### flow/run.sh
#!/bin/bash
# the make line also repeats each setting of config.mk as NAME=value (left out here)
make -C /OpenROAD-flow-scripts/flow DESIGN_CONFIG=/design/flow/config.mk WORK_HOME=/design/flow/orfs CLKGATE_MAP_FILE= finish
### flow/config.mk
export PLATFORM = sky130hd
export DESIGN_NAME = division_float_32
export DESIGN_NICKNAME = division_float_32
export VERILOG_FILES = /design/flow/design.v
export SDC_FILE = /design/flow/constraint.sdc
export NUM_CORES = 4
export LEC_CHECK = 0
export ABC_AREA = 0
export CAP_MARGIN = 5
export CELL_PAD_IN_SITES_DETAIL_PLACEMENT = 0
export CORE_ASPECT_RATIO = 0.89
export CORE_MARGIN = 2
export CORE_UTILIZATION = 70
export CTS_CLUSTER_SIZE = 36
export HOLD_SLACK_MARGIN = -0.08
export MAX_ROUTING_LAYER = met5
export SETUP_SLACK_MARGIN = 0.03
export SLEW_MARGIN = 20
export TNS_END_PERCENT = 50
### flow/constraint.sdc
create_clock -name core_clock -period 4.33 [get_ports {clock}]
set_input_delay 0.8660 -clock core_clock [delete_from_list [all_inputs] [get_ports {clock}]]
set_output_delay 0.8660 -clock core_clock [all_outputs]
set_load 0.01 [all_outputs]
### flow/design.v
`timescale 1ns / 1ps
module division_float_32(clock, start, operand1, operand2, result, finish, illegal);
	input clock;  
	input start;  
	input [31:0] operand1, operand2;  
	output reg [31:0] result;  
	output reg finish;  
	output illegal;  
	reg [7:0] exponent;
	reg [23:0] significand1, significand2;
	reg [95:0] temp_operand1, temp_operand2;  
	reg [95:0] sub_result;
	reg [5:0] step;  
	always @(posedge clock) begin  
		if(start) begin
			significand1 = {1'b1, operand1[22:0]};
			significand2 = {1'b1, operand2[22:0]};
			temp_operand1 = {significand1, 24'b0};  
			temp_operand2 = {significand2, 48'b0};  
			finish = 0;
			step = 0;
		end
		if(step == 48) begin  
			sub_result = temp_operand1;  
			exponent = 127 + operand1[30:23] - operand2[30:23];
			if(sub_result[72:48] * 2 > significand2) begin
				sub_result = sub_result + 1;
			end
			if(sub_result[24]) begin
				result[22:0] = sub_result[23:1];
			end else begin
				exponent = exponent - 1;
				result[22:0] = sub_result[22:0];
			end
			if((127 + operand1[30:23]) < operand2[30:23]) begin
				exponent = 0;
			end
			result[31] = operand1[31] ^ operand2[31];
			result[30:23] = exponent;
			if(operand1 == 0) result = 0;
			finish = 1;
		end else begin  
			temp_operand1 = temp_operand1 << 1;  
			if (temp_operand1 >= temp_operand2) temp_operand1 = temp_operand1 - temp_operand2 + 1;
			step = step + 1;  
		end
	end
	assign illegal = (operand2 == 0) ? 1 : 0;  
endmodule
==> flow_summary.toml, run 1 <==
# yosys + openroad results
[grt]
grtUsageTotal_pct = 92.8
grt-ovfl-total = 986

[synth]
enable_flop_cells = 32
post_synth_and_or_nand_nor_area_fraction_pct = 21.2
synthesized_registers = 254
yosysWarnings = 1
synthCells = 2658
async_set_or_reset_register_ratio_after_synthesis_pct = 0
synthDistinctLibCells = 102
mux_area_share_pct = 2.60
netlist.area_leader.share_pct = 21.4
synthesis.nets = 2977
synth-xor-area-share_pct = 5.69
synth_area_mm2 = 0.0208
synth_top_flop_cell = "sky130_fd_sc_hd__dfxtp_1"
synth_chip_area_mm2 = 0.0208
synth.yosys.seq_area_share_pct = 26.0
top_cells_by_area_in_the_synthesized_netlist = "sky130_fd_sc_hd__dfxtp_1 (21%), sky130_fd_sc_hd__ha_1 (13%), sky130_fd_sc_hd__nand2_1 (5.6%), sky130_fd_sc_hd__a21oi_1 (5.2%), sky130_fd_sc_hd__inv_1 (4.7%)"
synth.cellmix.adderShare_pct = 16.6
netlist_logic_family_top = "simple AND/OR/NAND/NOR gates"
most_instantiated_library_cell_after_synthesis = "sky130_fd_sc_hd__nand2_1"
yosys.area_share.aoi_pct = 21.0
synth_top_cell_by_area = "sky130_fd_sc_hd__dfxtp_1"
yosysCellCount = 2658
syn_avg_cell_area_um2 = 7.81
yosys-top-cells-count = "sky130_fd_sc_hd__nand2_1 (312), sky130_fd_sc_hd__inv_1 (260), sky130_fd_sc_hd__dfxtp_1 (222), sky130_fd_sc_hd__ha_1 (217), sky130_fd_sc_hd__nor2_1 (217)"

[die]
design.portCount = 100
num_rows = 59
initial_utilization_pct = 71.1
placeableCoreArea_mm2 = 0.0292
die_height_um = 167
die-width_um = 187
area_of_the_die_mm2 = 0.0311

[place]
globalplace.congestion = 1.03
half_perimeter_wire_length_after_detailed_placement_um = 63000
portBuffers = 99

[status]
run.stop_error = "[ERROR GRT-0116] Global routing finished with congestion. Check the congestion regions in the DRC Viewer."
outcome = "stopped before the end"
haltStage = "global routing"

[clocking]
sink_count = 254
cts.htree.levels = 1
cts_inserted_buffers = 28
clock_tree.buffer_depth = 3
clock-root-buffer = "sky130_fd_sc_hd__clkbuf_16"
what timing repair did:
| action | in CTS |
|---|---|
| setup buffers | 7 |
| hold buffers | 0 |
| setup endpoints to repair | 84 |
| gates cloned | 2 |
| gates resized | 76 |
| pin swaps | 16 |
stage by stage:
stage / worst slack [ns] / total power [W] / TNS (ns) / area, µm² / std cells
after global placement: -0.580 / 0.0165 / -34.60 / 27100 / 3703
after floorplan: -0.301 / 0.0113 / -3.22 / 21200 / 2658
after detailed placement: -0.701 / 0.0174 / -62.92 / 27100 / 3703
after CTS: -0.00394 / 0.0211 / -0.00394 / 28400 / 3764
metal layers:
layer | GRT usage (%) | overflow
met1 | 87.8 | 23
met2 | 107 | 592
met3 | 81.3 | 31
met4 | 101 | 335
met5 | 57.4 | 5
==> inputs of run 2 (changes only) <==
CAP_MARGIN = 15   (was 5)
CELL_PAD_IN_SITES_DETAIL_PLACEMENT = 1   (was 0)
CELL_PAD_IN_SITES_GLOBAL_PLACEMENT = 2   (was default)
CORE_ASPECT_RATIO = 0.73   (was 0.89)
CORE_MARGIN = 5   (was 2)
CORE_UTILIZATION = 17   (was 70)
CTS_CLUSTER_SIZE = 25   (was 36)
GPL_ROUTABILITY_DRIVEN = 0   (was default)
GPL_TIMING_DRIVEN = 0   (was default)
HOLD_SLACK_MARGIN = default   (was -0.08)
PLACE_DENSITY_LB_ADDON = 0.08   (was default)
SETUP_SLACK_MARGIN = default   (was 0.03)
clock period = 8.64 ns   (was 4.33 ns; I/O delays follow)
==> run 2 against run 1 <==
Net effect:
- now clean on timing, DRC and antenna
- area after synthesis did not move
- die area rose to 4.2 times the previous value
- synthesized cell count did not move
==> flow_summary.toml, run 2 <==
# physical design summary
[critical_path]
regToRegStartpoint = "temp_operand1[24]"
crit_slowest_cell = "sky130_fd_sc_hd__clkbuf_1"
critical_path.top_delay_family = "buffers and inverters"
critical_path.cell_chain = "buf_6 > buf_6 > buf_4 > clkbuf_2 > clkbuf_1 > buf_2 > nor2_1 > a21oi_1 > ha_1 > o211ai_1 > a21o_1 > a21oi_1 > nor4_1 > o21bai_1 > a21oi_1 > o31ai_4 > buf_4 > buf_2 > o21ai_0 > o21ai_1"
cp-start-kind = "input port"
worst-endpoint-arrival_ns = 8.65
critical_path_required_ns = 9.13
timing.rr.end = "temp_operand1[39]"
crit_path_class = "in -> reg"
critical_path.endpoint = "temp_operand1[39]"
critical_path.startpoint = "start"
cp_num_cells = 20
path_buffers = 8
cp_slowest_stage_delay_ns = 0.83
regToRegSetupSlack_ns = 2.51
worst_reg_to_reg_path_cell_count = 14
critical_path_peak_fanout = 19
end_kind = "flip-flop"
crit_top_cell = "sky130_fd_sc_hd__a21oi_1"

[min_path]
hold_path_startpoint = "temp_operand2[71]"
hold-path-cell-count = 1
hold_path.class = "reg -> reg"
hold-path-endpoint = "temp_operand2[71]"

[place]
setup_slack_after_placement_ns = -0.656
portBuffers = 98
half_perimeter_wire_length_after_detailed_placement_um = 89000
dpl_cell_area_mm2 = 0.0239

[drt]
ant_nets = 0
dr.first_iter.drc_count = 962
wl_per_cell_um = 24.3
vias_per_cell = 4.43
drt_pass1_iterations = 5
drt-total-wl_um = 108000
route.vias.total = 19688
drc_errors = 0

[die]
placeableCoreArea_mm2 = 0.121
die-width_um = 419
area_of_the_die_mm2 = 0.129
design.portCount = 100
initial_utilization_pct = 17.1
die_height_um = 309
num_rows = 109

[power_and_ir_drop]
power.ir.vdd_worst_mv = 0.156
power.leakage_nw = 10.9
combPwrFrac_pct = 64.0
power_per_cell_area_mw_per_mm2 = 376
p_switching_w = 0.00480
design_power_total_w = 0.00951
switching_share_pct = 50.5
power_sequential_w = 0.00168
pwr.group.combinational_w = 0.00609
internal-power_w = 0.00471
power_top_consumer = "combinational cells"
p_clk_share_pct = 18.4
share_seq_of_total_power_pct = 17.6
p_clk_w = 0.00175

[synth]
yosysCellCount = 2658
synthesized_registers = 254
yosys.area_share.aoi_pct = 21.0
yosys-top-cells-count = "sky130_fd_sc_hd__nand2_1 (312), sky130_fd_sc_hd__inv_1 (260), sky130_fd_sc_hd__dfxtp_1 (222), sky130_fd_sc_hd__ha_1 (217), sky130_fd_sc_hd__nor2_1 (217)"
synth_chip_area_mm2 = 0.0208
most_instantiated_library_cell_after_synthesis = "sky130_fd_sc_hd__nand2_1"
enable_flop_cells = 32
post_synth_and_or_nand_nor_area_fraction_pct = 21.2
synth-xor-area-share_pct = 5.69
synthDistinctLibCells = 102
top_cells_by_area_in_the_synthesized_netlist = "sky130_fd_sc_hd__dfxtp_1 (21%), sky130_fd_sc_hd__ha_1 (13%), sky130_fd_sc_hd__nand2_1 (5.6%), sky130_fd_sc_hd__a21oi_1 (5.2%), sky130_fd_sc_hd__inv_1 (4.7%)"
yosysWarnings = 1
netlist.area_leader.share_pct = 21.4
async_set_or_reset_register_ratio_after_synthesis_pct = 0
synthesis.nets = 2977
synth_top_cell_by_area = "sky130_fd_sc_hd__dfxtp_1"
syn_avg_cell_area_um2 = 7.81
synth_top_flop_cell = "sky130_fd_sc_hd__dfxtp_1"
mux_area_share_pct = 2.60
synth.cellmix.adderShare_pct = 16.6
netlist_logic_family_top = "simple AND/OR/NAND/NOR gates"
synth_area_mm2 = 0.0208
synthCells = 2658
synth.yosys.seq_area_share_pct = 26.0

[finish]
num-nets-final = 3122
final_std_cell_area_no_fill_mm2 = 0.0253
areaGrowthSynthToFinish_pct = 21.8
final_core_area_utilization_pct = 20.9
layout.filler_cells = 14293

[clocking]
postCtsSetupBuffers = 0
clkLatencyLatePin_ns = 0.58
cts.htree.levels = 2
clkTransAtPathRegs_ns = 0.07
cts_inserted_buffers = 39
clock_tree.buffer_depth = 3
tritoncts = "yes"
clock-root-buffer = "sky130_fd_sc_hd__clkbuf_16"
sink_count = 254

[final_timing]
final_setup_skew_ns = 0.0278
timing.final.crit_share_pct = 94.5
hold_ws_ns = 0.427
worstMarginPinSlew_ns = 1.13
fmaxAchievable_mhz = 123
final_max_slew_viol_count = 0
setup_violations = 0
layout_min_cycle_time_ns = 8.16
setup_ws_ns = 0.478
rsz0062_at_grt = "false"
timing.slew.headroom_pct = 24.0
timing_hold_violations_final = 0

[grt]
antenna_violations_before_repair = 12
grt_max_degree = 32
grt_pass1_vias = 21053
grt_pass1_wl_um = 155000
grt-ovfl-total = 0
grtUsageTotal_pct = 16.5

[run]
warnings = 62
max_cap_violations = 0

[status]
outcome = "complete, no violations"
-- run 2: metal layers --
metal  share of wire [%]  vias to the layer above  routed length [µm]  GRT usage [%]
met5               0.021                        -                  23              0
met4                 1.7                        4                1790           3.01
met3                 3.4                       78                3640           2.00
met2                  42                      286               45500           25.4
met1                  53                     9808               57200           24.8
li1                    -                     9512                   -              -
-- run 2: repair_timing --
item                                    CTS  global route
pin swaps                                 0             0
resized                                   0             1
endpoints found under the setup margin    2             1
hold buffers                              0             0
-- run 2: final cells by class --
type / instances / area (µm²) / area share (%)
Antenna cell: 3 / 7.51 / 0.0297
Timing Repair Buffer: 105 / 1100 / 4.36
Multi-Input combinational cell: 2041 / 14000 / 55.2
Buffer: 98 / 474 / 1.87
Sequential cell: 254 / 5410 / 21.4
Clock buffer: 56 / 1110 / 4.40
Clock inverter: 14 / 225 / 0.890
Tap cell: 1609 / 2010 / 7.96
Inverter: 264 / 991 / 3.92
-- run 2: metrics by stage --
step	instances	TNS, ns
floorplan	2658	0
global placement	4365	-228.92
detailed placement	4372	-39.70
CTS	4441	0
global route	4442	0
finish	4444	0
Power and IR drop assume default switching activity.
